$ cat flow/design.v
`timescale 1ns / 1ps
module Rx (
    input  logic        clk_fpga,   
    input  logic        reset,      
    input  logic        RxD,       
    output logic [7:0]  RxData,
    output logic        data_valid      
);
    parameter int clk_freq    = 100_000_000;
    parameter int baud_rate   = 115200;
    parameter int div_sample  = 4;    
    parameter int div_counter = clk_freq / (baud_rate * div_sample);
    parameter int mid_sample  = div_sample / 2;
    parameter int div_bit     = 10;   
    typedef enum logic {IDLE=0, RECEIVING=1} state_t;
    state_t state, nextstate;
    logic [3:0]  bit_counter;         
    logic [1:0]  sample_counter;      
    logic [13:0] baudrate_counter;    
    logic [9:0]  rxshift_reg;         
    logic shift;
    logic clear_bitcounter, inc_bitcounter;
    logic clear_samplecounter, inc_samplecounter;
    assign RxData = rxshift_reg[8:1];    
    always_ff @(posedge clk_fpga or posedge reset) begin
        if (reset) begin
            state            <= IDLE;
            bit_counter      <= '0;
            sample_counter   <= '0;
            baudrate_counter <= '0;
            rxshift_reg      <= '0;
            data_valid       <= 1'b0;
        end else begin
            data_valid <= 1'b0;     
            baudrate_counter <= baudrate_counter + 1;
            if (baudrate_counter >= div_counter - 1) begin
                baudrate_counter <= 0;
                state <= nextstate;
                if (shift)
                    rxshift_reg <= {RxD, rxshift_reg[9:1]};
                if (clear_samplecounter)
                    sample_counter <= 0;
                else if (inc_samplecounter)
                    sample_counter <= sample_counter + 1;
                if (clear_bitcounter)
                    bit_counter <= 0;
                else if (inc_bitcounter)
                    bit_counter <= bit_counter + 1;
                if (state == RECEIVING &&
                    bit_counter == div_bit - 1 &&
                    sample_counter == div_sample - 1) begin
                    data_valid <= 1'b1;
                end
            end
        end
    end
    always_comb begin
        shift               = 1'b0;
        clear_samplecounter = 1'b0;
        inc_samplecounter   = 1'b0;
        clear_bitcounter    = 1'b0;
        inc_bitcounter      = 1'b0;
        nextstate           = state;
        case (state)
            IDLE: begin
                if (!RxD) begin
                    nextstate           = RECEIVING;
                    clear_bitcounter    = 1'b1;
                    clear_samplecounter = 1'b1;
                end
            end
            RECEIVING: begin
                nextstate = RECEIVING;
                if (sample_counter == mid_sample - 1)
                    shift = 1'b1;
                if (sample_counter == div_sample - 1) begin
                    inc_bitcounter     = 1'b1;
                    clear_samplecounter= 1'b1;
                    if (bit_counter == div_bit - 1)
                        nextstate = IDLE;
                end else begin
                    inc_samplecounter = 1'b1;
                end
            end
            default: nextstate = IDLE;
        endcase
    end
endmodule
module Tx #(
    parameter integer CLOCK_FREQ = 100_000_000,
    parameter integer BAUD_RATE  = 115200
) (
    input  logic        clk,
    input  logic        reset,
    input  logic        ready,       
    input  logic [7:0]  tx_data,
    output logic        TxD,
    output logic        tdre         
);
    localparam integer CYCLES_PER_BIT = (CLOCK_FREQ + BAUD_RATE - 1) / BAUD_RATE;  
    localparam integer BAUD_MAX       = (CYCLES_PER_BIT > 0) ? (CYCLES_PER_BIT - 1) : 0;
    localparam integer BAUD_CNT_WIDTH = $clog2(BAUD_MAX + 1);
    typedef enum logic [1:0] {
        S_MARK,    
        S_START,   
        S_DATA,    
        S_STOP     
    } state_t;
    state_t state, next_state;
    logic [7:0] txbuff;
    logic [2:0] bit_count;
    logic [BAUD_CNT_WIDTH-1:0] baud_count;
    logic ready_sync;
    always_ff @(posedge clk or posedge reset) begin
        if (reset)
            ready_sync <= 1'b0;
        else
            ready_sync <= ready;
    end
    always_ff @(posedge clk or posedge reset) begin
        if (reset)
            state <= S_MARK;
        else
            state <= next_state;
    end
    always_comb begin
        next_state = state;
        case (state)
            S_MARK: begin
                if (ready_sync && tdre)
                    next_state = S_START;
            end
            S_START: begin
                if (baud_count == BAUD_MAX)
                    next_state = S_DATA;
            end
            S_DATA: begin
                if ((baud_count == BAUD_MAX) && (bit_count == 3'd7))
                    next_state = S_STOP;
            end
            S_STOP: begin
                if (baud_count == BAUD_MAX)
                    next_state = S_MARK;
            end
            default: next_state = S_MARK;
        endcase
    end
    always_ff @(posedge clk or posedge reset) begin
        if (reset) begin
            TxD        <= 1'b1;
            tdre       <= 1'b1;
            baud_count <= '0;
            bit_count  <= '0;
            txbuff     <= '0;
        end else begin
            case (state)
                S_MARK: begin
                    TxD        <= 1'b1;
                    baud_count <= '0;
                    bit_count  <= '0;
                    if (ready_sync && tdre) begin
                        txbuff <= tx_data;   
                        tdre   <= 1'b0;      
                    end else begin
                        tdre   <= 1'b1;      
                    end
                end
                S_START: begin
                    TxD <= 1'b0;  
                    if (baud_count == BAUD_MAX) begin
                        baud_count <= '0;
                    end else begin
                        baud_count <= baud_count + 1;
                    end
                end
                S_DATA: begin
                    TxD <= txbuff[0];  
                    if (baud_count == BAUD_MAX) begin
                        baud_count <= '0;
                        txbuff    <= {1'b0, txbuff[7:1]};
                        bit_count <= bit_count + 1;
                    end else begin
                        baud_count <= baud_count + 1;
                    end
                end
                S_STOP: begin
                    TxD <= 1'b1;  
                    if (baud_count == BAUD_MAX) begin
                        baud_count <= '0;
                        tdre       <= 1'b1;  
                    end else begin
                        baud_count <= baud_count + 1;
                    end
                end
                default: begin
                    TxD        <= 1'b1;
                    tdre       <= 1'b1;
                    baud_count <= '0;
                    bit_count  <= '0;
                end
            endcase
        end
    end
endmodule
`timescale 1ns / 1ps
module command_parser (
    input  logic clk,
    input  logic reset,
    input  logic [7:0] rx_byte,
    input  logic       rx_valid,
    input  logic       cmd_ack,
    output logic       cmd_ready,
    output logic       seq_sel,    
    output logic [7:0] n_value
);
    typedef enum logic [2:0] {
        S_WAIT_LETTER,
        S_WAIT_COMMA,
        S_WAIT_NUM1,
        S_WAIT_LF,
        S_DONE
    } pstate_t;
    pstate_t state;
    logic [7:0] tens;
    logic       got_two_digits;
    assign cmd_ready = (state == S_DONE);
    always_ff @(posedge clk or posedge reset) begin
        if (reset) begin
            state          <= S_WAIT_LETTER;
            seq_sel        <= 1'b0;
            n_value        <= 8'd0;
            tens           <= 8'd0;
            got_two_digits <= 1'b0;
        end else begin
            if (cmd_ack && state == S_DONE) begin
                state <= S_WAIT_LETTER;
            end else if (rx_valid) begin
                unique case (state)
                    S_WAIT_LETTER: begin
                        if (rx_byte == "P") begin
                            seq_sel <= 1'b0;
                            state   <= S_WAIT_COMMA;
                        end else if (rx_byte == "M") begin
                            seq_sel <= 1'b1;
                            state   <= S_WAIT_COMMA;
                        end else begin
                            state <= S_WAIT_LETTER;  
                        end
                    end
                    S_WAIT_COMMA: begin
                        if (rx_byte == ",")
                            state <= S_WAIT_NUM1;
                        else
                            state <= S_WAIT_LETTER;  
                    end
                    S_WAIT_NUM1: begin
                        if (rx_byte >= "0" && rx_byte <= "9") begin
                            tens           <= rx_byte - "0";
                            got_two_digits <= 1'b0;
                            state          <= S_WAIT_LF;
                        end else begin
                            state <= S_WAIT_LETTER;
                        end
                    end
                    S_WAIT_LF: begin
                        if (rx_byte >= "0" && rx_byte <= "9") begin
                            n_value        <= (tens * 10) + (rx_byte - "0");
                            got_two_digits <= 1'b1;
                        end else if (rx_byte == "\n" || rx_byte == 8'h0D) begin
                            if (!got_two_digits)
                                n_value <= tens;
                            state <= S_DONE;
                        end
                    end
                    S_DONE: begin
                        state <= S_DONE;
                    end
                    default: state <= S_WAIT_LETTER;
                endcase
            end
        end
    end
endmodule
`timescale 1ns / 1ps
module padovan_unit (
    input  logic        clk,
    input  logic        reset,
    input  logic        start,
    input  logic [7:0]  n,
    output logic [31:0] result,
    output logic        done
);
    typedef enum logic [1:0] {IDLE, INIT, LOOP, FINISH} state_t;
    state_t state;
    logic [31:0] p0, p1, p2;
    logic [7:0]  i;
    always_ff @(posedge clk or posedge reset) begin
        if (reset) begin
            state  <= IDLE;
            result <= 32'd0;
            done   <= 1'b0;
        end else begin
            done <= 1'b0;
            case (state)
                IDLE: begin
                    if (start)
                        state <= INIT;
                end
                INIT: begin
                    p0 <= 32'd1;
                    p1 <= 32'd1;
                    p2 <= 32'd1;
                    i  <= 8'd3;
                    if (n == 0 || n == 1 || n == 2) begin
                        result <= 32'd1;
                        state  <= FINISH;
                    end else begin
                        state <= LOOP;
                    end
                end
                LOOP: begin
                    if (i <= n) begin
                        logic [31:0] new_p;
                        new_p = p0 + p1;
                        p0 <= p1;
                        p1 <= p2;
                        p2 <= new_p;
                        i  <= i + 1;
                        if (i == n) begin
                            result <= new_p;
                            state  <= FINISH;
                        end
                    end
                end
                FINISH: begin
                    done  <= 1'b1;
                    state <= IDLE;
                end
            endcase
        end
    end
endmodule
`timescale 1ns / 1ps
module moser_unit (
    input  logic        clk,
    input  logic        reset,
    input  logic        start,
    input  logic [7:0]  n,
    output logic [31:0] result,
    output logic        done
);
    typedef enum logic [1:0] {IDLE, RUN, FINISH} state_t;
    state_t state;
    logic [7:0]  n_work;
    logic [31:0] acc;
    logic [2:0]  pos;
    always_ff @(posedge clk or posedge reset) begin
        if (reset) begin
            state  <= IDLE;
            result <= 32'd0;
            done   <= 1'b0;
        end else begin
            done <= 1'b0;
            case (state)
                IDLE: begin
                    if (start) begin
                        if (n == 0) begin
                            result <= 32'd0;
                            state  <= FINISH;
                        end else begin
                            n_work <= n;
                            acc    <= 32'd0;
                            pos    <= 3'd0;
                            state  <= RUN;
                        end
                    end
                end
                RUN: begin
                    if (n_work != 0) begin
                        acc    <= acc | ({31'd0, n_work[0]} << {pos, 1'b0});
                        pos    <= pos + 3'd1;
                        n_work <= n_work >> 1;
                    end else begin
                        result <= acc;
                        state  <= FINISH;
                    end
                end
                FINISH: begin
                    done  <= 1'b1;
                    state <= IDLE;
                end
            endcase
        end
    end
endmodule
`timescale 1ns / 1ps
module top_cmd_uart #(
    parameter integer CLOCK_FREQ = 100_000_000,
    parameter integer BAUD_RATE  = 115200
)(
    input  logic       clk,
    input  logic       reset,
    input  logic       RxD,
    output logic       TxD,
    output logic [7:0] led
);
    logic [7:0] rx_byte;
    logic       rx_valid;
    Rx #(
        .clk_freq  (CLOCK_FREQ),
        .baud_rate (BAUD_RATE)
    ) u_rx (
        .clk_fpga   (clk),
        .reset      (reset),
        .RxD        (RxD),
        .RxData     (rx_byte),
        .data_valid (rx_valid)
    );
    logic [7:0] tx_data;
    logic       tx_start;
    logic       tx_free;
    Tx #(
        .CLOCK_FREQ (CLOCK_FREQ),
        .BAUD_RATE  (BAUD_RATE)
    ) u_tx (
        .clk    (clk),
        .reset  (reset),
        .ready  (tx_start),
        .tx_data(tx_data),
        .TxD    (TxD),
        .tdre   (tx_free)
    );
    logic       cmd_ready;
    logic       seq_sel;      
    logic [7:0] n_value;
    logic       cmd_ack;
    command_parser u_parser (
        .clk      (clk),
        .reset    (reset),
        .rx_byte  (rx_byte),
        .rx_valid (rx_valid),
        .cmd_ack  (cmd_ack),
        .cmd_ready(cmd_ready),
        .seq_sel  (seq_sel),
        .n_value  (n_value)
    );
    logic        pad_start, pad_done;
    logic [31:0] pad_res;
    padovan_unit u_pad (
        .clk    (clk),
        .reset  (reset),
        .start  (pad_start),
        .n      (n_value),
        .result (pad_res),
        .done   (pad_done)
    );
    logic        mos_start, mos_done;
    logic [31:0] mos_res;
    moser_unit u_mos (
        .clk    (clk),
        .reset  (reset),
        .start  (mos_start),
        .n      (n_value),
        .result (mos_res),
        .done   (mos_done)
    );
    typedef enum logic [2:0] {
        S_WAIT_CMD,
        S_START_CALC,
        S_WAIT_CALC,
        S_SEND_B0,
        S_SEND_B1,
        S_SEND_B2,
        S_SEND_B3
    } main_state_t;
    main_state_t state;
    logic [31:0] result_reg;
    logic        tx_wait;    
    assign cmd_ack = (state == S_START_CALC);
    assign pad_start = (state == S_START_CALC) && (cmd_ready) && (seq_sel == 1'b0);
    assign mos_start = (state == S_START_CALC) && (cmd_ready) && (seq_sel == 1'b1);
    assign led = rx_byte;
    always_ff @(posedge clk or posedge reset) begin
        if (reset) begin
            state    <= S_WAIT_CMD;
            tx_data  <= 8'd0;
            tx_start <= 1'b0;
            result_reg <= 32'd0;
            tx_wait  <= 1'b0;
        end else begin
            tx_start <= 1'b0;  
            if (tx_wait && !tx_free)
                tx_wait <= 1'b0;
            case (state)
                S_WAIT_CMD: begin
                    if (cmd_ready) begin
                        state <= S_START_CALC;
                    end
                end
                S_START_CALC: begin
                    state <= S_WAIT_CALC;
                end
                S_WAIT_CALC: begin
                    if (!seq_sel && pad_done) begin
                        result_reg <= pad_res;
                        state      <= S_SEND_B0;
                    end else if (seq_sel && mos_done) begin
                        result_reg <= mos_res;
                        state      <= S_SEND_B0;
                    end
                end
                S_SEND_B0: begin
                    if (tx_free && !tx_wait) begin
                        tx_data  <= result_reg[31:24];
                        tx_start <= 1'b1;
                        tx_wait  <= 1'b1;
                        state    <= S_SEND_B1;
                    end
                end
                S_SEND_B1: begin
                    if (tx_free && !tx_wait) begin
                        tx_data  <= result_reg[23:16];
                        tx_start <= 1'b1;
                        tx_wait  <= 1'b1;
                        state    <= S_SEND_B2;
                    end
                end
                S_SEND_B2: begin
                    if (tx_free && !tx_wait) begin
                        tx_data  <= result_reg[15:8];
                        tx_start <= 1'b1;
                        tx_wait  <= 1'b1;
                        state    <= S_SEND_B3;
                    end
                end
                S_SEND_B3: begin
                    if (tx_free && !tx_wait) begin
                        tx_data  <= result_reg[7:0];
                        tx_start <= 1'b1;
                        tx_wait  <= 1'b1;
                        state    <= S_WAIT_CMD;  
                    end
                end
                default: state <= S_WAIT_CMD;
            endcase
        end
    end
endmodule
$ cat flow/run.sh
#!/bin/bash
# the make line also repeats each setting of config.mk as NAME=value (left out here)
make -C /OpenROAD-flow-scripts/flow DESIGN_CONFIG=/design/flow/config.mk WORK_HOME=/design/flow/orfs CLKGATE_MAP_FILE= finish
$ cat flow/config.mk
export PLATFORM = sky130hd
export DESIGN_NAME = top_cmd_uart
export DESIGN_NICKNAME = top_cmd_uart
export VERILOG_FILES = /design/flow/design.v
export SDC_FILE = /design/flow/constraint.sdc
export NUM_CORES = 4
export LEC_CHECK = 0
export ABC_AREA = 1
export CAP_MARGIN = 20
export CORE_MARGIN = 2
export CORE_UTILIZATION = 71
export PLACE_DENSITY_LB_ADDON = 0.06
export SETUP_SLACK_MARGIN = -0.19
export SLEW_MARGIN = 20
$ cat flow/constraint.sdc
create_clock -name core_clock -period 2.73 [get_ports {clk}]
set_input_delay 0.5460 -clock core_clock [delete_from_list [all_inputs] [get_ports {clk}]]
set_output_delay 0.5460 -clock core_clock [all_outputs]
set_load 0.01 [all_outputs]
==> results of run 1 <==
-- stage by stage --
stage	hold WS (ns)	worst slack, ns	cells	cell area [sq um]	setup TNS, ns
after floorplan	0.331	-0.119	1851	15600	-31.30
after global placement	0.335	0.0396	2115	16100	0
after detailed placement	0.337	0.00203	2115	16100	0
after CTS	0.350	-0.00259	2173	17100	-0.00259
after global routing	0.353	-0.167	2173	17100	-0.321
final	0.349	0.0391	2173	17100	0
-- area by class of cell --
class                           instances  area [sq um]  share of cell area
Tap cell                              280           350              0.0205
Clock inverter                         17           143             0.00833
Sequential cell                       303          8210               0.479
Timing Repair Buffer                   31           335              0.0196
Multi-Input combinational cell       1153          5880               0.343
Inverter                              348          1310              0.0765
Clock buffer                           41           897              0.0524
-- what timing repair did --
action                     4_1_cts  5_1_grt
setup endpoints to repair        0        1
buffers inserted                 0        0
gates resized                    0        1
-- metal layers --
metal,up-vias,track usage
met1,5601,0.405
met2,331,0.481
met3,74,0.0375
met4,0,0.0783
li1,5914,-
met5,-,0
==> out/results.tsv, run 1 <==
stage	metric	value	unit
worst_hold_path	classification of the worst-slack hold path	reg2reg	
final_layout	Final #Nets	1947	
floorplanning	Die Wd	152	um
run	tool warnings	35	
yosys	cell total in the yosys stat output	1846	
sta	final clock skew	0.0130	ns
detailed_routing	1st-pass router iterations	5	
floorplanning	number of cell rows	54	
cts	clock latency on the worst-skew pair	0.56	ns
setup_path	Reg2Reg Depth	11	
detailed_routing	met3 WL post-DR	1820	um
sta	fmax	372	MHz
placed_design	dpl hpwl	23100	um
worst_hold_path	worst min-delay path startpoint	tx_start	
setup_path	worst reg2reg endpoint	u_parser.n_value[6]	
pwr	reported leakage power	0.00870	uW
yosys	Yosys top cell by area	sky130_fd_sc_hd__dfrtp_1	
yosys	proportion of synthesized flip-flops having asynchronous set or reset	0.594	
detailed_routing	Via-to-Cell Ratio	5.49	
pwr	total power	10000	uW
setup_path	Setup CP Type	reg2reg	
sta	final hold violation count	0	
final_layout	fill count	1471	
yosys	top logic cell family in the synthesized netlist	simple AND/OR/NAND/NOR gates	
detailed_routing	Top Metal Used	met4	
final_layout	Final Core Density	0.789	
yosys	chip area line of the yosys report	0.0156	sq mm
detailed_routing	average wire per standard cell	15.2	um
pwr	sw power	2370	uW
yosys	Syn Std Cell Area	0.0156	sq mm
pwr	power group with the highest consumption	sequential cells	
sta	fraction of the cycle the final worst path needs	0.986	
run	reported max-cap violation count	0	
yosys	EDFF count, synth	123	
setup_path	data arrival time of the critical path	3.12	ns
cts	Clock Pin Slew Worst Setup and Hold Paths	0.06	ns
detailed_routing	total routed wire length on the met1 layer	14500	um
pwr	comb pwr	811	uW
setup_path	Max stage delay cell, worst path	sky130_fd_sc_hd__fa_1	
yosys	most frequent cell after synthesis	sky130_fd_sc_hd__nand2_1	
pwr	internal cell power	7660	uW
pwr	power of the clock network	4260	uW
setup_path	cells along the critical path	ha_1 > ha_1 > fa_1 > ha_1 > ha_1 > a21oi_1 > o21ai_1 > xnor2_1 > nand2_1 > o211ai_1 > o21ai_0	
yosys	Mapped Cells	1846	
detailed_routing	number of remaining DRC errors	0	
setup_path	CP dominant cell by count	sky130_fd_sc_hd__ha_1	
setup_path	count of buffer and inverter cells on the critical path	0	
detailed_routing	number of routed nets with antenna violations	0	
worst_hold_path	endpoint of the worst hold path	u_tx.ready_sync	
placed_design	weighted congestion at the end of routability-driven global placement	0.940	
cts	count of H-tree levels built during CTS	1	
placed_design	Port-buffer cells	11	
cts	clock root buffer	sky130_fd_sc_hd__clkbuf_16	
yosys	biggest area cells	sky130_fd_sc_hd__dfrtp_1 28%, sky130_fd_sc_hd__edfxtp_1 24%, sky130_fd_sc_hd__nand2_1 12%	
floorplanning	starting density of the core	0.720	
setup_path	Crit. Startpoint	u_parser.tens[1]	
yosys	MUX share of area	0.00136	
setup_path	capturing element of the worst setup path	u_parser.n_value[6]	
pwr	Power Density	586	mW/mm^2
cts	deepest clock path buffer count	3	
floorplanning	die area	0.0232	sq mm
worst_hold_path	WHS Path Cells	0	
yosys	Post-Synth AOI/OAI Area	0.0898	
setup_path	crit path launch type	register	
pwr	sequential share of power	0.495	
floorplanning	Floorplan Core Area	0.0217	sq mm
global_routing	wire length of the first global-routing pass	55200	um
setup_path	origin of the critical flop-to-flop path	u_parser.tens[1]	
global_routing	global-route usage over all layers	0.288	
detailed_routing	Met2 Routed Length	15900	um
yosys	proportion of synthesized chip area in sequential cells	0.526	
yosys	proportion of netlist area held by the largest area contributor	0.277	
setup_path	Largest delay share family, worst path	adder cells	
pwr	Max rail drop VDD	0.000704	V
pwr	proportion of power drawn by combinational gates	0.081	
pwr	power dissipated in sequential cells	4970	uW
global_routing	antenna violations before repair	0	
sta	Tightest Pin Transition	0.675	ns
detailed_routing	1st-iter DRT viols	940	
detailed_routing	via total after detailed routing	11900	
yosys	mean instance size in the synthesized netlist	8.45	sq um
final_layout	Layout Area Growth over Synthesis	9.68	%
sta	Period minus WS final	2.69	ns
setup_path	Required @ worst endpoint	3.16	ns
yosys	area fraction in and, or, nand and nor cells	0.212	
setup_path	largest incremental delay on the critical path	0.44	ns
pwr	switching share of power	0.237	
yosys	area fraction in full adders, half adders and majority gates	0.0624	
yosys	synthesis-stage register bit count	303	
detailed_routing	ant diodes	0	
setup_path	maximum fanout along the worst path	3	
cts	CTS buffer count	31	
setup_path	sort of element at the end of the critical path	register	
sta	number of max-slew violations in the final report	0	
cts	clock tree from TritonCTS	yes	
yosys	number of unique standard cell types used by synthesis	49	
global_routing	total grt overflow	0	
sta	Setup violations, final	0	
yosys	number of warnings reported in the yosys synthesis log	6	
yosys	commonest register cell after synthesis	sky130_fd_sc_hd__dfrtp_1	
global_routing	vias in the first global route	11600	
cts	number of sinks on the clock net	303	
status	result of the run	no timing/DRC/antenna violations	
floorplanning	top-level port count	12	
detailed_routing	DRT Wirelength	33000	um
pwr	share of total power in the clock network	0.424	
yosys	top cell types by occurrence after synthesis	515 x sky130_fd_sc_hd__nand2_1, 337 x sky130_fd_sc_hd__inv_1, 173 x sky130_fd_sc_hd__dfrtp_1, 139 x sky130_fd_sc_hd__nor2_1, 123 x sky130_fd_sc_hd__edfxtp_1	
global_routing	largest net degree at the start of global routing	99	
yosys	post-synthesis share of cell area spent on xor and xnor gates	0.00842	
floorplanning	overall die height	152	um
sta	remaining max-slew budget at the tightest pin	0.549	
setup_path	cell depth of the worst setup path	11	
cts	number of buffers inserted by hold repair at cts	0	
setup_path	internal reg-to-reg setup slack	0.04	ns
==> run 2: changes to the inputs <==
ABC_AREA = unset   (was 1)
CAP_MARGIN = 30   (was 20)
CELL_PAD_IN_SITES_GLOBAL_PLACEMENT = 2   (was unset)
CORE_UTILIZATION = 50   (was 71)
CTS_CLUSTER_DIAMETER = 149   (was unset)
CTS_CLUSTER_SIZE = 13   (was unset)
GPL_ROUTABILITY_DRIVEN = 0   (was unset)
GPL_TIMING_DRIVEN = 0   (was unset)
MAX_ROUTING_LAYER = met5   (was unset)
PLACE_DENSITY_LB_ADDON = unset   (was 0.06)
SETUP_SLACK_MARGIN = 0.29   (was -0.19)
TNS_END_PERCENT = 80   (was unset)
clock period = 10.0 ns   (was 2.73 ns; I/O delays follow)
==> out/results.tsv, run 2 <==
stage	metric	value	unit
detailed_routing	DRT Wirelength	32000	um
pwr	power group with the highest consumption	sequential cells	
yosys	area fraction in and, or, nand and nor cells	0.148	
floorplanning	top-level port count	12	
setup_path	Setup CP Type	reg2out	
setup_path	cell depth of the worst setup path	2	
yosys	proportion of netlist area held by the largest area contributor	0.295	
yosys	area fraction in full adders, half adders and majority gates	0.0663	
yosys	most frequent cell after synthesis	sky130_fd_sc_hd__dfrtp_1	
yosys	top cell types by occurrence after synthesis	173 x sky130_fd_sc_hd__dfrtp_1, 125 x sky130_fd_sc_hd__nor2_1, 123 x sky130_fd_sc_hd__edfxtp_1, 118 x sky130_fd_sc_hd__nand2_1, 89 x sky130_fd_sc_hd__and2_1	
yosys	biggest area cells	sky130_fd_sc_hd__dfrtp_1 29%, sky130_fd_sc_hd__edfxtp_1 25%, sky130_fd_sc_hd__ha_1 6.2%	
detailed_routing	1st-iter DRT viols	664	
floorplanning	number of cell rows	62	
final_layout	Final #Nets	1487	
setup_path	crit path launch type	register	
floorplanning	Floorplan Core Area	0.0289	sq mm
sta	final clock skew	0.0164	ns
cts	count of instances resized after the clock tree is built	0	
placed_design	count of placed standard cells including taps	1763	
floorplanning	starting density of the core	0.509	
setup_path	largest incremental delay on the critical path	0.56	ns
setup_path	origin of the critical flop-to-flop path	u_pad.p1[6]	
setup_path	maximum fanout along the worst path	10	
setup_path	Largest delay share family, worst path	buffers and inverters	
final_layout	Final Core Density	0.564	
worst_hold_path	WHS Path Cells	0	
yosys	proportion of synthesized chip area in sequential cells	0.559	
worst_hold_path	endpoint of the worst hold path	u_tx.ready_sync	
setup_path	Max stage delay cell, worst path	sky130_fd_sc_hd__dfrtp_1	
setup_path	count of buffer and inverter cells on the critical path	2	
setup_path	data arrival time of the critical path	1.81	ns
detailed_routing	number of routed nets with antenna violations	0	
sta	Period minus WS final	3.81	ns
status	result of the run	no timing/DRC/antenna violations	
pwr	proportion of power drawn by combinational gates	0.095	
yosys	number of warnings reported in the yosys synthesis log	6	
yosys	Post-Synth AOI/OAI Area	0.132	
placed_design	dpl hpwl	23200	um
yosys	chip area line of the yosys report	0.0147	sq mm
detailed_routing	via total after detailed routing	9994	
yosys	number of unique standard cell types used by synthesis	63	
cts	deepest clock path buffer count	3	
run	reported max-cap violation count	0	
placed_design	Port-buffer cells	11	
sta	fraction of the cycle the final worst path needs	0.381	
floorplanning	die area	0.0308	sq mm
cts	count of H-tree levels built during CTS	1	
sta	Setup violations, final	0	
sta	fmax	263	MHz
yosys	cell total in the yosys stat output	1348	
global_routing	vias in the first global route	9844	
pwr	Power Density	158	mW/mm^2
final_layout	combinational gate area	0.00601	sq mm
yosys	EDFF count, synth	123	
cts	Clock Pin Slew Worst Setup and Hold Paths	0.07	ns
yosys	synthesis-stage register bit count	303	
final_layout	Layout Area Growth over Synthesis	10.7	%
yosys	Mapped Cells	1348	
setup_path	capturing element of the worst setup path	led[3]	
sta	Tightest Pin Transition	0.762	ns
pwr	sequential share of power	0.531	
detailed_routing	number of remaining DRC errors	0	
yosys	Yosys top cell by area	sky130_fd_sc_hd__dfrtp_1	
run	tool warnings	39	
cts	number of buffers inserted by hold repair at cts	0	
sta	number of max-slew violations in the final report	0	
setup_path	Reg2Reg Depth	9	
yosys	top logic cell family in the synthesized netlist	simple AND/OR/NAND/NOR gates	
yosys	MUX share of area	0.0230	
final_layout	Post-Layout Cell Count	1814	
global_routing	largest net degree at the start of global routing	107	
detailed_routing	average wire per standard cell	17.6	um
cts	CTS buffer count	27	
yosys	commonest register cell after synthesis	sky130_fd_sc_hd__dfrtp_1	
pwr	internal cell power	1950	uW
worst_hold_path	worst min-delay path startpoint	tx_start	
cts	clock tree from TritonCTS	yes	
sta	final hold violation count	0	
detailed_routing	1st-pass router iterations	6	
setup_path	worst reg2reg endpoint	u_pad.p2[25]	
final_layout	combined flip-flop and latch cell area	0.00821	sq mm
setup_path	sort of element at the end of the critical path	output port	
pwr	reported leakage power	0.00668	uW
setup_path	Required @ worst endpoint	8.00	ns
sta	post-route setup TNS	0	ns
floorplanning	Die Wd	175	um
yosys	Syn Std Cell Area	0.0147	sq mm
cts	number of sinks on the clock net	303	
global_routing	wire length of the first global-routing pass	53300	um
worst_hold_path	classification of the worst-slack hold path	reg2reg	
setup_path	internal reg-to-reg setup slack	6.81	ns
global_routing	global-route usage over all layers	0.215	
pwr	comb pwr	244	uW
global_routing	total grt overflow	0	
cts	clock root buffer	sky130_fd_sc_hd__clkbuf_16	
cts	buffer count from post-CTS setup fixing	0	
sta	setup repair after global routing missed its margin	false	
yosys	post-synthesis share of cell area spent on xor and xnor gates	0.0358	
pwr	sw power	621	uW
yosys	proportion of synthesized flip-flops having asynchronous set or reset	0.594	
pwr	power dissipated in sequential cells	1370	uW
pwr	Max rail drop VDD	0.000172	V
yosys	mean instance size in the synthesized netlist	10.9	sq um
final_layout	fill count	2548	
cts	clock latency on the worst-skew pair	0.55	ns
pwr	power of the clock network	964	uW
pwr	switching share of power	0.241	
pwr	share of total power in the clock network	0.374	
setup_path	cells along the critical path	buf_4 > clkdlybuf4s50_1	
sta	remaining max-slew budget at the tightest pin	0.489	
setup_path	Crit. Startpoint	u_rx.rxshift_reg[4]	
detailed_routing	Via-to-Cell Ratio	5.51	
floorplanning	overall die height	175	um
global_routing	antenna violations before repair	0	
-- run 2: stage by stage --
| stage | hold slack, ns | setup slack [ns] | power [uW] | area (sq um) |
|---|---|---|---|---|
| after floorplan | 0.331 | 3.07 | 1560 | 14700 |
| after global placement | 0.335 | 0.413 | 1640 | 15300 |
| after detailed placement | 0.341 | 5.63 | 1640 | 15500 |
| after CTS | 0.356 | 6.16 | 2610 | 16300 |
| after global routing | 0.367 | 6.10 | 2690 | 16300 |
| final | 0.350 | 6.19 | 2580 | 16300 |
-- run 2: area by class of cell --
cell class                 count  share of cell area
clock buffer                  48              0.0464
sequential                   303               0.504
timing repair buffer          26              0.0164
tap                          384              0.0295
multi-input combinational    920               0.369
inverter                      64              0.0152
buffer                        66              0.0177
clock inverter                 2             0.00123
antenna                        1            0.000154
-- run 2: metal layers --
| metal | share of wire | track usage |
|---|---|---|
| met1 | 0.49 | 0.317 |
| met2 | 0.45 | 0.340 |
| met3 | 0.039 | 0.0303 |
| met4 | 0.016 | 0.0475 |
| met5 | 0 | 0 |
==> run 3: changes to the inputs <==
CTS_CLUSTER_DIAMETER = 271   (was 149)
MAX_ROUTING_LAYER = met4   (was met5)
SETUP_SLACK_MARGIN = unset   (was 0.29)
==> out/results.tsv, run 3 <==
stage	metric	value	unit
status	result of the run	no timing/DRC/antenna violations	
yosys	commonest register cell after synthesis	sky130_fd_sc_hd__dfrtp_1	
final_layout	final design area excluding fillers	0.0163	sq mm
yosys	top logic cell family in the synthesized netlist	simple AND/OR/NAND/NOR gates	
yosys	MUX share of area	0.0230	
yosys	Syn Std Cell Area	0.0147	sq mm
yosys	EDFF count, synth	123	
cts	number of buffers inserted by hold repair at cts	0	
setup_path	Largest delay share family, worst path	buffers and inverters	
sta	fraction of the cycle the final worst path needs	0.380	
sta	post-route setup TNS	0	ns
final_layout	Final #Nets	1487	
yosys	top cell types by occurrence after synthesis	173 x sky130_fd_sc_hd__dfrtp_1, 125 x sky130_fd_sc_hd__nor2_1, 123 x sky130_fd_sc_hd__edfxtp_1, 118 x sky130_fd_sc_hd__nand2_1, 89 x sky130_fd_sc_hd__and2_1	
pwr	power dissipated in sequential cells	1370	uW
pwr	switching share of power	0.241	
final_layout	Layout Area Growth over Synthesis	10.7	%
yosys	mean instance size in the synthesized netlist	10.9	sq um
sta	Tightest Pin Transition	0.762	ns
sta	number of max-slew violations in the final report	0	
pwr	power group with the highest consumption	sequential cells	
setup_path	cell depth of the worst setup path	2	
setup_path	largest incremental delay on the critical path	0.56	ns
pwr	sequential share of power	0.531	
detailed_routing	via total after detailed routing	10000	
sta	worst hold slack	0.350	ns
detailed_routing	DRT Wirelength	32000	um
cts	count of H-tree levels built during CTS	1	
worst_hold_path	classification of the worst-slack hold path	reg2reg	
pwr	sw power	621	uW
setup_path	Setup CP Type	reg2out	
setup_path	data arrival time of the critical path	1.80	ns
setup_path	cells along the critical path	buf_4 > clkdlybuf4s50_1	
worst_hold_path	WHS Path Cells	0	
pwr	Power Density	158	mW/mm^2
pwr	Max rail drop VDD	0.000173	V
setup_path	crit path launch type	register	
yosys	synthesis-stage register bit count	303	
floorplanning	starting density of the core	0.509	
setup_path	sort of element at the end of the critical path	output port	
yosys	post-synthesis share of cell area spent on xor and xnor gates	0.0358	
pwr	proportion of power drawn by combinational gates	0.095	
cts	count of instances resized after the clock tree is built	0	
yosys	proportion of netlist area held by the largest area contributor	0.295	
setup_path	origin of the critical flop-to-flop path	u_pad.p1[6]	
cts	Clock Pin Slew Worst Setup and Hold Paths	0.07	ns
sta	fmax	263	MHz
cts	clock tree from TritonCTS	yes	
global_routing	largest net degree at the start of global routing	107	
setup_path	Crit. Startpoint	u_rx.rxshift_reg[4]	
sta	final hold violation count	0	
worst_hold_path	endpoint of the worst hold path	u_tx.ready_sync	
run	tool warnings	39	
yosys	biggest area cells	sky130_fd_sc_hd__dfrtp_1 29%, sky130_fd_sc_hd__edfxtp_1 25%, sky130_fd_sc_hd__ha_1 6.2%	
worst_hold_path	worst min-delay path startpoint	tx_start	
floorplanning	die area	0.0308	sq mm
setup_path	worst reg2reg endpoint	u_pad.p2[25]	
cts	buffer count from post-CTS setup fixing	0	
yosys	Mapped Cells	1348	
detailed_routing	average wire per standard cell	17.7	um
detailed_routing	number of remaining DRC errors	0	
sta	Period minus WS final	3.80	ns
cts	deepest clock path buffer count	3	
pwr	reported leakage power	0.00668	uW
cts	clock latency on the worst-skew pair	0.55	ns
yosys	cell total in the yosys stat output	1348	
yosys	number of unique standard cell types used by synthesis	63	
detailed_routing	Via-to-Cell Ratio	5.53	
detailed_routing	1st-iter DRT viols	643	
floorplanning	top-level port count	12	
floorplanning	number of cell rows	62	
setup_path	capturing element of the worst setup path	led[3]	
pwr	internal cell power	1950	uW
floorplanning	Die Wd	175	um
setup_path	Max stage delay cell, worst path	sky130_fd_sc_hd__dfrtp_1	
yosys	Yosys top cell by area	sky130_fd_sc_hd__dfrtp_1	
sta	remaining max-slew budget at the tightest pin	0.489	
pwr	total power	2580	uW
yosys	proportion of synthesized chip area in sequential cells	0.559	
yosys	number of warnings reported in the yosys synthesis log	6	
pwr	comb pwr	244	uW
sta	setup repair after global routing missed its margin	false	
detailed_routing	1st-pass router iterations	7	
global_routing	total grt overflow	0	
global_routing	global-route usage over all layers	0.221	
floorplanning	overall die height	175	um
setup_path	Required @ worst endpoint	8.00	ns
cts	clock root buffer	sky130_fd_sc_hd__clkbuf_16	
yosys	chip area line of the yosys report	0.0147	sq mm
global_routing	vias in the first global route	9852	
placed_design	dpl hpwl	23200	um
floorplanning	Floorplan Core Area	0.0289	sq mm
pwr	share of total power in the clock network	0.374	
yosys	most frequent cell after synthesis	sky130_fd_sc_hd__dfrtp_1	
setup_path	internal reg-to-reg setup slack	6.78	ns
cts	CTS buffer count	27	
detailed_routing	number of routed nets with antenna violations	0	
yosys	area fraction in and, or, nand and nor cells	0.148	
yosys	Post-Synth AOI/OAI Area	0.132	
setup_path	Reg2Reg Depth	9	
sta	final clock skew	0.0175	ns
run	reported max-cap violation count	0	
global_routing	wire length of the first global-routing pass	53200	um
yosys	proportion of synthesized flip-flops having asynchronous set or reset	0.594	
pwr	power of the clock network	964	uW
placed_design	Port-buffer cells	11	
sta	Setup violations, final	0	
placed_design	placed instance area	0.0155	sq mm
cts	number of sinks on the clock net	303	
setup_path	maximum fanout along the worst path	10	
yosys	area fraction in full adders, half adders and majority gates	0.0663	
global_routing	antenna violations before repair	0	
setup_path	count of buffer and inverter cells on the critical path	2	
[run 3: per-stage QoR]
step / setup slack, ns / utilization / instances
detailed placement: 5.63 / 0.537 / 1763
finish: 6.20 / 0.564 / 1814
CTS: 6.16 / 0.564 / 1813
global placement: 0.413 / 0.530 / 1748
global route: 6.10 / 0.564 / 1813
floorplan: 3.07 / - / 1353
[run 3: final cells by class]
| class | instances | area (sq um) |
|---|---|---|
| clock inverters | 2 | 20.0 |
| multi-input cells | 920 | 6010 |
| fillers | 2548 | 12600 |
| inverters | 64 | 248 |
| repair buffers | 26 | 267 |
| plain buffers | 66 | 288 |
| diodes | 1 | 2.50 |
| clock buffers | 48 | 754 |
| well taps | 384 | 480 |
| flip-flops and latches | 303 | 8210 |
[run 3: layer usage]
| metal | track usage | vias up | routed length (um) |
|---|---|---|---|
| met5 | - | - | 0 |
| met4 | 0.0475 | 0 | 532 |
| met3 | 0.0294 | 36 | 1380 |
| met2 | 0.339 | 175 | 14500 |
| met1 | 0.318 | 4924 | 15700 |
| li1 | - | 4893 | - |
==> run 4: changes to the inputs <==
ABC_AREA = 1   (was unset)
CAP_MARGIN = 20   (was 30)
CELL_PAD_IN_SITES_GLOBAL_PLACEMENT = unset   (was 2)
CORE_UTILIZATION = 72   (was 50)
CTS_CLUSTER_DIAMETER = unset   (was 271)
CTS_CLUSTER_SIZE = 51   (was 13)
GPL_ROUTABILITY_DRIVEN = unset   (was 0)
GPL_TIMING_DRIVEN = unset   (was 0)
MAX_ROUTING_LAYER = unset   (was met4)
PLACE_DENSITY_LB_ADDON = 0.06   (was unset)
TNS_END_PERCENT = unset   (was 80)
clock period = 2.75 ns   (was 10.0 ns; I/O delays follow)
==> out/results.tsv, run 4 <==
stage	metric	value	unit
status	result of the run	no timing/DRC/antenna violations	
floorplanning	Floorplan Core Area	0.0212	sq mm
sta	fmax	377	MHz
yosys	proportion of netlist area held by the largest area contributor	0.277	
yosys	Mapped Cells	1846	
yosys	MUX share of area	0.00136	
setup_path	origin of the critical flop-to-flop path	u_parser.tens[1]	
global_routing	wire length of the first global-routing pass	55900	um
final_layout	combined flip-flop and latch cell area	0.00821	sq mm
yosys	synthesis-stage register bit count	303	
global_routing	vias in the first global route	11900	
setup_path	Largest delay share family, worst path	adder cells	
yosys	most frequent cell after synthesis	sky130_fd_sc_hd__nand2_1	
pwr	sequential share of power	0.495	
setup_path	Max stage delay cell, worst path	sky130_fd_sc_hd__fa_2	
pwr	power group with the highest consumption	sequential cells	
sta	final clock skew	0.0133	ns
floorplanning	overall die height	151	um
cts	CTS buffer count	30	
floorplanning	number of cell rows	53	
setup_path	maximum fanout along the worst path	4	
sta	final hold violation count	0	
sta	post-route setup TNS	0	ns
global_routing	met3 track utilization from global routing	0.0370	
pwr	Power Density	583	mW/mm^2
yosys	number of warnings reported in the yosys synthesis log	6	
detailed_routing	via total after detailed routing	12100	
setup_path	data arrival time of the critical path	3.09	ns
global_routing	global routing met1 resource utilization	0.410	
run	reported max-cap violation count	0	
yosys	Post-Synth AOI/OAI Area	0.0898	
placed_design	weighted congestion at the end of routability-driven global placement	0.896	
setup_path	internal reg-to-reg setup slack	0.1	ns
global_routing	global-route usage over all layers	0.306	
cts	number of sinks on the clock net	303	
pwr	proportion of power drawn by combinational gates	0.084	
global_routing	antenna violations before repair	1	
yosys	Yosys top cell by area	sky130_fd_sc_hd__dfrtp_1	
final_layout	combinational gate area	0.00591	sq mm
placed_design	Port-buffer cells	11	
yosys	Syn Std Cell Area	0.0156	sq mm
cts	deepest clock path buffer count	3	
setup_path	cell depth of the worst setup path	11	
yosys	area fraction in and, or, nand and nor cells	0.212	
pwr	reported leakage power	0.00867	uW
pwr	power dissipated in sequential cells	4940	uW
yosys	chip area line of the yosys report	0.0156	sq mm
setup_path	worst reg2reg endpoint	u_parser.n_value[6]	
setup_path	capturing element of the worst setup path	u_parser.n_value[6]	
detailed_routing	Via-to-Cell Ratio	5.59	
pwr	Max rail drop VDD	0.000584	V
global_routing	met2 demand-to-capacity share in global routing	0.536	
detailed_routing	1st-pass router iterations	5	
yosys	biggest area cells	sky130_fd_sc_hd__dfrtp_1 28%, sky130_fd_sc_hd__edfxtp_1 24%, sky130_fd_sc_hd__nand2_1 12%	
setup_path	cells along the critical path	ha_1 > ha_2 > fa_2 > ha_4 > ha_4 > a21oi_2 > o21ai_2 > xnor2_1 > nand2_1 > o211ai_1 > o21ai_1	
final_layout	final design area excluding fillers	0.0171	sq mm
detailed_routing	average wire per standard cell	15.7	um
setup_path	count of buffer and inverter cells on the critical path	0	
setup_path	largest incremental delay on the critical path	0.57	ns
yosys	mean instance size in the synthesized netlist	8.45	sq um
run	tool warnings	37	
yosys	number of unique standard cell types used by synthesis	49	
placed_design	placed instance area	0.0161	sq mm
global_routing	largest net degree at the start of global routing	113	
detailed_routing	1st-iter DRT viols	1032	
pwr	comb pwr	841	uW
floorplanning	top-level port count	12	
worst_hold_path	worst min-delay path startpoint	tx_start	
yosys	cell total in the yosys stat output	1846	
global_routing	busiest layer in global routing	met2	
yosys	proportion of synthesized flip-flops having asynchronous set or reset	0.594	
final_layout	Post-Layout Cell Count	2163	
pwr	total power	9980	uW
detailed_routing	number of routed nets with antenna violations	0	
final_layout	fill count	1344	
floorplanning	starting density of the core	0.738	
cts	clock root buffer	sky130_fd_sc_hd__clkbuf_16	
pwr	sw power	2360	uW
cts	clock latency on the worst-skew pair	0.56	ns
sta	worst hold slack	0.371	ns
pwr	internal cell power	7620	uW
setup_path	Crit. Startpoint	u_parser.tens[1]	
setup_path	sort of element at the end of the critical path	register	
detailed_routing	ant diodes	0	
setup_path	crit path launch type	register	
final_layout	Final #Nets	1943	
global_routing	total grt overflow	0	
yosys	post-synthesis share of cell area spent on xor and xnor gates	0.00842	
worst_hold_path	endpoint of the worst hold path	u_tx.ready_sync	
detailed_routing	DRT Wirelength	34000	um
yosys	area fraction in full adders, half adders and majority gates	0.0624	
sta	fraction of the cycle the final worst path needs	0.964	
worst_hold_path	classification of the worst-slack hold path	reg2reg	
cts	clock tree from TritonCTS	yes	
yosys	top logic cell family in the synthesized netlist	simple AND/OR/NAND/NOR gates	
placed_design	count of placed standard cells including taps	2107	
setup_path	Required @ worst endpoint	3.19	ns
sta	Tightest Pin Transition	0.732	ns
worst_hold_path	WHS Path Cells	0	
floorplanning	die area	0.0229	sq mm
setup_path	Setup CP Type	reg2reg	
detailed_routing	number of remaining DRC errors	0	
setup_path	CP dominant cell by count	sky130_fd_sc_hd__ha_4	
sta	Setup violations, final	0	
placed_design	dpl hpwl	23300	um
yosys	proportion of synthesized chip area in sequential cells	0.526	
cts	Clock Pin Slew Worst Setup and Hold Paths	0.07	ns
sta	number of max-slew violations in the final report	0	
pwr	switching share of power	0.237	
yosys	commonest register cell after synthesis	sky130_fd_sc_hd__dfrtp_1	
yosys	EDFF count, synth	123	
pwr	share of total power in the clock network	0.420	
cts	count of H-tree levels built during CTS	1	
sta	remaining max-slew budget at the tightest pin	0.509	
yosys	top cell types by occurrence after synthesis	515 x sky130_fd_sc_hd__nand2_1, 337 x sky130_fd_sc_hd__inv_1, 173 x sky130_fd_sc_hd__dfrtp_1, 139 x sky130_fd_sc_hd__nor2_1, 123 x sky130_fd_sc_hd__edfxtp_1	
floorplanning	Die Wd	151	um
sta	Period minus WS final	2.65	ns
pwr	power of the clock network	4200	uW
setup_path	Reg2Reg Depth	11	
final_layout	Layout Area Growth over Synthesis	9.71	%
run 4: timing repair:
action,4_1_cts,5_1_grt
gates resized,2,6
pin swaps,0,4
gates cloned,0,0
endpoints found under the setup margin,1,2
hold endpoints to repair,0,0
hold buffers,0,0
setup buffers,0,0
run 4: per-stage QoR:
stage / util / setup slack [ns]
2_1_floorplan: - / -0.103
3_3_place_gp: 0.759 / 0.0256
3_5_place_dp: 0.759 / -0.0390
4_1_cts: 0.808 / 0.0322
5_1_grt: 0.809 / -0.0121
6_report: 0.809 / 0.0986
run 4: per-layer routing:
layer | vias up | part of all wire | wire length [um]
met5 | - | 0 | 0
met2 | 357 | 0.50 | 16800
met1 | 5764 | 0.43 | 14700
li1 | 5912 | - | -
met3 | 62 | 0.053 | 1790
met4 | 0 | 0.020 | 687
run 4: final cells by class:
type / instances / area share
Clock buffer: 47 / 0.0560
Clock inverter: 9 / 0.00446
Inverter: 348 / 0.0765
Multi-Input combinational cell: 1153 / 0.345
Sequential cell: 303 / 0.479
Tap cell: 275 / 0.0201
Timing Repair Buffer: 28 / 0.0183
==> run 5: changes to the inputs <==
CAP_MARGIN = 5   (was 20)
CELL_PAD_IN_SITES_DETAIL_PLACEMENT = 0   (was unset)
CTS_CLUSTER_DIAMETER = 346   (was unset)
CTS_CLUSTER_SIZE = 21   (was 51)
GPL_ROUTABILITY_DRIVEN = 1   (was unset)
GPL_TIMING_DRIVEN = 1   (was unset)
MAX_ROUTING_LAYER = met5   (was unset)
PLACE_DENSITY_LB_ADDON = 0.15   (was 0.06)
SETUP_SLACK_MARGIN = 0.59   (was unset)
SLEW_MARGIN = 40   (was 20)
clock period = 2.35 ns   (was 2.75 ns; I/O delays follow)
==> out/results.tsv, run 5 <==
stage	metric	value	unit
status	result of the run	did not finish	
status	stage at which the flow ended	global routing (5_1_grt)	
status	tool error message	[ERROR DPL-0038] Utilization greater than 100%, impossible to legalize	
yosys	cell total in the yosys stat output	1846	
cts	CTS buffer count	18	
yosys	proportion of synthesized chip area in sequential cells	0.526	
placed_design	weighted congestion at the end of routability-driven global placement	0.928	
yosys	EDFF count, synth	123	
yosys	Yosys top cell by area	sky130_fd_sc_hd__dfrtp_1	
cts	count of H-tree levels built during CTS	1	
cts	clock root buffer	sky130_fd_sc_hd__clkbuf_16	
yosys	biggest area cells	sky130_fd_sc_hd__dfrtp_1 28%, sky130_fd_sc_hd__edfxtp_1 24%, sky130_fd_sc_hd__nand2_1 12%	
floorplanning	Floorplan Core Area	0.0212	sq mm
yosys	chip area line of the yosys report	0.0156	sq mm
yosys	area fraction in full adders, half adders and majority gates	0.0624	
cts	deepest clock path buffer count	3	
yosys	most frequent cell after synthesis	sky130_fd_sc_hd__nand2_1	
yosys	synthesis-stage register bit count	303	
yosys	commonest register cell after synthesis	sky130_fd_sc_hd__dfrtp_1	
cts	number of sinks on the clock net	303	
yosys	Post-Synth AOI/OAI Area	0.0898	
floorplanning	top-level port count	12	
yosys	MUX share of area	0.00136	
floorplanning	overall die height	151	um
floorplanning	Die Wd	151	um
floorplanning	number of cell rows	53	
yosys	top logic cell family in the synthesized netlist	simple AND/OR/NAND/NOR gates	
yosys	Syn Std Cell Area	0.0156	sq mm
yosys	post-synthesis share of cell area spent on xor and xnor gates	0.00842	
placed_design	dpl hpwl	23700	um
yosys	mean instance size in the synthesized netlist	8.45	sq um
yosys	Mapped Cells	1846	
yosys	top cell types by occurrence after synthesis	515 x sky130_fd_sc_hd__nand2_1, 337 x sky130_fd_sc_hd__inv_1, 173 x sky130_fd_sc_hd__dfrtp_1, 139 x sky130_fd_sc_hd__nor2_1, 123 x sky130_fd_sc_hd__edfxtp_1	
yosys	area fraction in and, or, nand and nor cells	0.212	
floorplanning	starting density of the core	0.738	
yosys	proportion of netlist area held by the largest area contributor	0.277	
yosys	number of unique standard cell types used by synthesis	49	
placed_design	count of placed standard cells including taps	2124	
cts	number of buffers inserted by hold repair at cts	0	
floorplanning	die area	0.0229	sq mm
placed_design	Port-buffer cells	11	
yosys	proportion of synthesized flip-flops having asynchronous set or reset	0.594	
yosys	number of warnings reported in the yosys synthesis log	6	
-- run 5: through the flow --
stage | util | setup slack (ns) | instance area (sq um) | power [uW] | hold WS [ns]
4_1_cts | 0.908 | -0.163 | 19200 | 10200 | 0.365
2_1_floorplan | - | -0.423 | 15800 | 6600 | 0.331
3_3_place_gp | 0.772 | -0.241 | 16300 | 6830 | 0.334
3_5_place_dp | 0.772 | -0.275 | 16300 | 6880 | 0.344
-- run 5: timing repair --
item / CTS
resized: 327
pin swaps: 128
setup endpoints to repair: 210
endpoints found under the hold margin: 0
setup buffers: 83
gates cloned: 17
==> run 6: changes to the inputs <==
ABC_AREA = unset   (was 1)
CAP_MARGIN = 20   (was 5)
CELL_PAD_IN_SITES_DETAIL_PLACEMENT = unset   (was 0)
CORE_UTILIZATION = 70   (was 72)
CTS_CLUSTER_DIAMETER = unset   (was 346)
CTS_CLUSTER_SIZE = unset   (was 21)
GPL_ROUTABILITY_DRIVEN = unset   (was 1)
GPL_TIMING_DRIVEN = unset   (was 1)
MAX_ROUTING_LAYER = unset   (was met5)
PLACE_DENSITY_LB_ADDON = 0.0   (was 0.15)
SETUP_SLACK_MARGIN = unset   (was 0.59)
SLEW_MARGIN = 20   (was 40)
clock period = 2.97 ns   (was 2.35 ns; I/O delays follow)
==> out/results.tsv, run 6 <==
stage	metric	value	unit
placed_design	weighted congestion at the end of routability-driven global placement	0.903	
sta	post-route setup TNS	0	ns
detailed_routing	ant diodes	0	
floorplanning	Floorplan Core Area	0.0208	sq mm
pwr	power group with the highest consumption	sequential cells	
floorplanning	Die Wd	149	um
pwr	switching share of power	0.235	
final_layout	fill count	1322	
setup_path	maximum fanout along the worst path	7	
yosys	proportion of synthesized flip-flops having asynchronous set or reset	0.594	
worst_hold_path	endpoint of the worst hold path	u_tx.ready_sync	
pwr	internal cell power	6880	uW
floorplanning	number of cell rows	53	
yosys	synthesis-stage register bit count	303	
sta	final clock skew	0.0163	ns
cts	Clock Pin Slew Worst Setup and Hold Paths	0.06	ns
floorplanning	starting density of the core	0.706	
setup_path	origin of the critical flop-to-flop path	u_pad.p1[11]	
floorplanning	top-level port count	12	
setup_path	capturing element of the worst setup path	u_pad.p2[22]	
placed_design	Port-buffer cells	11	
detailed_routing	average wire per standard cell	18.3	um
setup_path	cells along the critical path	ha_1 > o21ai_0 > a21oi_1 > nor2b_1 > a21oi_1 > a21boi_0 > xnor2_1 > and2_1	
cts	number of sinks on the clock net	303	
floorplanning	overall die height	149	um
yosys	Mapped Cells	1348	
setup_path	Required @ worst endpoint	3.28	ns
yosys	Syn Std Cell Area	0.0147	sq mm
cts	count of H-tree levels built during CTS	1	
pwr	proportion of power drawn by combinational gates	0.087	
sta	number of max-slew violations in the final report	0	
final_layout	combinational gate area	0.00603	sq mm
cts	clock latency on the worst-skew pair	0.55	ns
yosys	top logic cell family in the synthesized netlist	simple AND/OR/NAND/NOR gates	
yosys	area fraction in and, or, nand and nor cells	0.148	
detailed_routing	1st-iter DRT viols	743	
yosys	commonest register cell after synthesis	sky130_fd_sc_hd__dfrtp_1	
yosys	proportion of synthesized chip area in sequential cells	0.559	
pwr	power of the clock network	3620	uW
pwr	Max rail drop VDD	0.000562	V
pwr	Power Density	556	mW/mm^2
setup_path	CP dominant cell by count	sky130_fd_sc_hd__a21oi_1	
cts	buffer count from post-CTS setup fixing	0	
yosys	mean instance size in the synthesized netlist	10.9	sq um
setup_path	Setup CP Type	reg2reg	
setup_path	internal reg-to-reg setup slack	0.14	ns
yosys	MUX share of area	0.0230	
setup_path	sort of element at the end of the critical path	register	
detailed_routing	Via-to-Cell Ratio	6.09	
yosys	cell total in the yosys stat output	1348	
cts	deepest clock path buffer count	3	
setup_path	count of buffer and inverter cells on the critical path	0	
sta	Setup violations, final	0	
sta	Tightest Pin Transition	0.969	ns
pwr	sw power	2120	uW
setup_path	crit path launch type	register	
pwr	share of total power in the clock network	0.402	
yosys	area fraction in full adders, half adders and majority gates	0.0663	
cts	CTS buffer count	30	
sta	Period minus WS final	2.83	ns
sta	fraction of the cycle the final worst path needs	0.954	
detailed_routing	number of remaining DRC errors	0	
yosys	post-synthesis share of cell area spent on xor and xnor gates	0.0358	
global_routing	largest net degree at the start of global routing	57	
detailed_routing	DRT Wirelength	30400	um
global_routing	total grt overflow	0	
sta	fmax	353	MHz
sta	remaining max-slew budget at the tightest pin	0.354	
sta	final hold violation count	0	
floorplanning	die area	0.0222	sq mm
cts	number of buffers inserted by hold repair at cts	0	
worst_hold_path	classification of the worst-slack hold path	reg2reg	
global_routing	wire length of the first global-routing pass	49800	um
yosys	biggest area cells	sky130_fd_sc_hd__dfrtp_1 29%, sky130_fd_sc_hd__edfxtp_1 25%, sky130_fd_sc_hd__ha_1 6.2%	
pwr	power dissipated in sequential cells	4600	uW
pwr	sequential share of power	0.511	
setup_path	Crit. Startpoint	u_pad.p1[11]	
detailed_routing	1st-pass router iterations	6	
final_layout	combined flip-flop and latch cell area	0.00821	sq mm
global_routing	antenna violations before repair	0	
cts	clock root buffer	sky130_fd_sc_hd__clkbuf_16	
cts	clock tree from TritonCTS	yes	
worst_hold_path	worst min-delay path startpoint	tx_start	
setup_path	Max stage delay cell, worst path	sky130_fd_sc_hd__a21oi_1	
detailed_routing	via total after detailed routing	10100	
yosys	top cell types by occurrence after synthesis	173 x sky130_fd_sc_hd__dfrtp_1, 125 x sky130_fd_sc_hd__nor2_1, 123 x sky130_fd_sc_hd__edfxtp_1, 118 x sky130_fd_sc_hd__nand2_1, 89 x sky130_fd_sc_hd__and2_1	
global_routing	global-route usage over all layers	0.280	
setup_path	data arrival time of the critical path	3.15	ns
pwr	reported leakage power	0.00674	uW
worst_hold_path	WHS Path Cells	0	
cts	count of instances resized after the clock tree is built	0	
yosys	Post-Synth AOI/OAI Area	0.132	
yosys	number of unique standard cell types used by synthesis	63	
final_layout	Layout Area Growth over Synthesis	10.3	%
setup_path	largest incremental delay on the critical path	0.48	ns
final_layout	Final #Nets	1440	
yosys	Yosys top cell by area	sky130_fd_sc_hd__dfrtp_1	
pwr	total power	9000	uW
yosys	chip area line of the yosys report	0.0147	sq mm
yosys	EDFF count, synth	123	
yosys	proportion of netlist area held by the largest area contributor	0.295	
yosys	most frequent cell after synthesis	sky130_fd_sc_hd__dfrtp_1	
yosys	number of warnings reported in the yosys synthesis log	6	
status	result of the run	no timing/DRC/antenna violations	
pwr	comb pwr	782	uW
global_routing	vias in the first global route	9889	
setup_path	cell depth of the worst setup path	8	
setup_path	Largest delay share family, worst path	AND-OR/OR-AND gates	
setup_path	worst reg2reg endpoint	u_pad.p2[22]	
run	reported max-cap violation count	0	
placed_design	dpl hpwl	20600	um
run	tool warnings	35	
setup_path	Reg2Reg Depth	8	
detailed_routing	number of routed nets with antenna violations	0	
## run 6: per-stage QoR
stage / utilization / hold slack (ns) / setup slack [ns] / cell area (sq um) / instances
after detailed placement: 0.733 / 0.345 / 0.200 / 15300 / 1604
after global routing: 0.778 / 0.371 / -0.000194 / 16200 / 1660
after global placement: 0.732 / 0.336 / 0.256 / 15200 / 1603
after CTS: 0.777 / 0.349 / 0.123 / 16200 / 1660
after floorplan: - / 0.331 / -1.56 / 14700 / 1353
final: 0.778 / 0.348 / 0.137 / 16200 / 1660
## run 6: final cells by class
| type | instances | area share |
|---|---|---|
| clock inverters | 6 | 0.00178 |
| well taps | 275 | 0.0212 |
| clock buffers | 50 | 0.0557 |
| flip-flops and latches | 303 | 0.507 |
| multi-input cells | 920 | 0.372 |
| repair buffers | 42 | 0.0272 |
| inverters | 64 | 0.0151 |
## run 6: metal layers
metal	vias up	track usage	wire length, um
li1	4782	-	-
met1	4951	0.393	13400
met2	313	0.459	14300
met3	66	0.0321	1570
met4	0	0.0981	1070
met5	-	0	0
==> run 7: changes to the inputs <==
CORE_UTILIZATION = 44   (was 70)
PLACE_DENSITY_LB_ADDON = unset   (was 0.0)
clock period = 6.36 ns   (was 2.97 ns; I/O delays follow)
==> out/results.tsv, run 7 <==
stage	metric	value	unit
pwr	proportion of power drawn by combinational gates	0.077	
global_routing	met3 track utilization from global routing	0.0284	
setup_path	Largest delay share family, worst path	AND-OR/OR-AND gates	
pwr	sw power	1040	uW
worst_hold_path	WHS Path Cells	0	
floorplanning	top-level port count	12	
yosys	Post-Synth AOI/OAI Area	0.132	
sta	fmax	310	MHz
sta	worst hold slack	0.349	ns
yosys	proportion of netlist area held by the largest area contributor	0.295	
yosys	area fraction in full adders, half adders and majority gates	0.0663	
pwr	Power Density	271	mW/mm^2
sta	Tightest Pin Transition	1.05	ns
sta	final hold violation count	0	
status	result of the run	no timing/DRC/antenna violations	
detailed_routing	1st-pass router iterations	5	
setup_path	maximum fanout along the worst path	5	
pwr	sequential share of power	0.488	
final_layout	fill count	3019	
setup_path	Reg2Reg Depth	8	
setup_path	Setup CP Type	reg2reg	
yosys	Mapped Cells	1348	
pwr	power of the clock network	1920	uW
detailed_routing	DRT Wirelength	30200	um
yosys	Syn Std Cell Area	0.0147	sq mm
sta	number of max-slew violations in the final report	0	
pwr	power dissipated in sequential cells	2160	uW
worst_hold_path	classification of the worst-slack hold path	reg2reg	
yosys	cell total in the yosys stat output	1348	
global_routing	vias in the first global route	9728	
global_routing	wire length of the first global-routing pass	51000	um
cts	clock root buffer	sky130_fd_sc_hd__clkbuf_16	
floorplanning	Die Wd	187	um
cts	buffer count from post-CTS setup fixing	0	
yosys	top logic cell family in the synthesized netlist	simple AND/OR/NAND/NOR gates	
setup_path	Crit. Startpoint	u_pad.p1[7]	
placed_design	pre-CTS setup slack	2.96	ns
placed_design	dpl hpwl	20500	um
yosys	proportion of synthesized flip-flops having asynchronous set or reset	0.594	
yosys	top cell types by occurrence after synthesis	173 x sky130_fd_sc_hd__dfrtp_1, 125 x sky130_fd_sc_hd__nor2_1, 123 x sky130_fd_sc_hd__edfxtp_1, 118 x sky130_fd_sc_hd__nand2_1, 89 x sky130_fd_sc_hd__and2_1	
yosys	post-synthesis share of cell area spent on xor and xnor gates	0.0358	
yosys	Yosys top cell by area	sky130_fd_sc_hd__dfrtp_1	
yosys	MUX share of area	0.0230	
cts	count of H-tree levels built during CTS	2	
cts	clock latency on the worst-skew pair	0.52	ns
detailed_routing	1st-iter DRT viols	669	
pwr	internal cell power	3380	uW
setup_path	Max stage delay cell, worst path	sky130_fd_sc_hd__a2111oi_0	
floorplanning	starting density of the core	0.449	
worst_hold_path	endpoint of the worst hold path	u_tx.ready_sync	
global_routing	global routing met1 resource utilization	0.246	
cts	number of buffers inserted by hold repair at cts	0	
final_layout	final design area excluding fillers	0.0163	sq mm
global_routing	largest net degree at the start of global routing	97	
floorplanning	Floorplan Core Area	0.0327	sq mm
detailed_routing	number of routed nets with antenna violations	0	
worst_hold_path	worst min-delay path startpoint	tx_start	
cts	Clock Pin Slew Worst Setup and Hold Paths	0.06	ns
yosys	biggest area cells	sky130_fd_sc_hd__dfrtp_1 29%, sky130_fd_sc_hd__edfxtp_1 25%, sky130_fd_sc_hd__ha_1 6.2%	
cts	CTS buffer count	35	
sta	fraction of the cycle the final worst path needs	0.507	
cts	number of sinks on the clock net	303	
yosys	most frequent cell after synthesis	sky130_fd_sc_hd__dfrtp_1	
detailed_routing	ant diodes	0	
placed_design	Port-buffer cells	11	
pwr	comb pwr	339	uW
yosys	proportion of synthesized chip area in sequential cells	0.559	
global_routing	antenna violations before repair	0	
setup_path	worst reg2reg endpoint	u_pad.p2[27]	
setup_path	CP dominant cell by count	sky130_fd_sc_hd__o21ai_0	
sta	post-route setup TNS	0	ns
floorplanning	number of cell rows	66	
setup_path	cell depth of the worst setup path	8	
yosys	number of unique standard cell types used by synthesis	63	
yosys	EDFF count, synth	123	
setup_path	Required @ worst endpoint	6.59	ns
pwr	switching share of power	0.235	
pwr	share of total power in the clock network	0.435	
setup_path	cells along the critical path	ha_1 > nand3_1 > nor3_1 > o21ai_0 > a2111oi_0 > o21ai_0 > xor2_1 > nor2_1	
detailed_routing	Via-to-Cell Ratio	5.37	
cts	count of instances resized after the clock tree is built	0	
yosys	number of warnings reported in the yosys synthesis log	6	
setup_path	crit path launch type	register	
sta	final clock skew	0.0181	ns
setup_path	largest incremental delay on the critical path	0.93	ns
run	tool warnings	34	
global_routing	met2 demand-to-capacity share in global routing	0.285	
setup_path	origin of the critical flop-to-flop path	u_pad.p1[7]	
run	reported max-cap violation count	0	
detailed_routing	number of remaining DRC errors	0	
placed_design	placed instance area	0.0152	sq mm
pwr	power group with the highest consumption	sequential cells	
final_layout	combinational gate area	0.00602	sq mm
placed_design	weighted congestion at the end of routability-driven global placement	0.843	
global_routing	busiest layer in global routing	met2	
setup_path	internal reg-to-reg setup slack	3.14	ns
pwr	reported leakage power	0.00671	uW
final_layout	Layout Area Growth over Synthesis	11.1	%
yosys	synthesis-stage register bit count	303	
final_layout	Final Core Density	0.499	
pwr	Max rail drop VDD	0.000271	V
global_routing	global-route usage over all layers	0.178	
sta	Setup violations, final	0	
detailed_routing	via total after detailed routing	9744	
setup_path	capturing element of the worst setup path	u_pad.p2[27]	
sta	remaining max-slew budget at the tightest pin	0.287	
final_layout	combined flip-flop and latch cell area	0.00821	sq mm
setup_path	count of buffer and inverter cells on the critical path	0	
yosys	area fraction in and, or, nand and nor cells	0.148	
yosys	commonest register cell after synthesis	sky130_fd_sc_hd__dfrtp_1	
floorplanning	die area	0.0349	sq mm
setup_path	data arrival time of the critical path	3.45	ns
yosys	mean instance size in the synthesized netlist	10.9	sq um
sta	setup repair after global routing missed its margin	false	
global_routing	total grt overflow	0	
final_layout	Final #Nets	1425	
sta	Period minus WS final	3.22	ns
sta	worst setup margin	3.14	ns
setup_path	sort of element at the end of the critical path	register	
floorplanning	overall die height	187	um
yosys	chip area line of the yosys report	0.0147	sq mm
detailed_routing	average wire per standard cell	16.6	um
cts	clock tree from TritonCTS	yes	
cts	deepest clock path buffer count	3	
run 7: final cells by class:
cell class	instances	area share
Sequential cell	303	0.503
Multi-Input combinational cell	920	0.369
Clock buffer	51	0.0611
Tap cell	442	0.0339
Inverter	64	0.0150
Timing Repair Buffer	22	0.0118
Clock inverter	13	0.00652
run 7: per-layer routing:
metal,part of all wire,wire length [um]
met4,0.031,939
met3,0.035,1060
met5,0,0
met2,0.46,14000
met1,0.47,14200
run 7: through the flow:
stage | power, uW | instances
finish | 4420 | 1815
floorplan | 2450 | 1353
global placement | 2530 | 1751
global route | 4610 | 1815
CTS | 4470 | 1815
detailed placement | 2530 | 1751
No activity file was given, so power comes from the tool's default toggle rates.
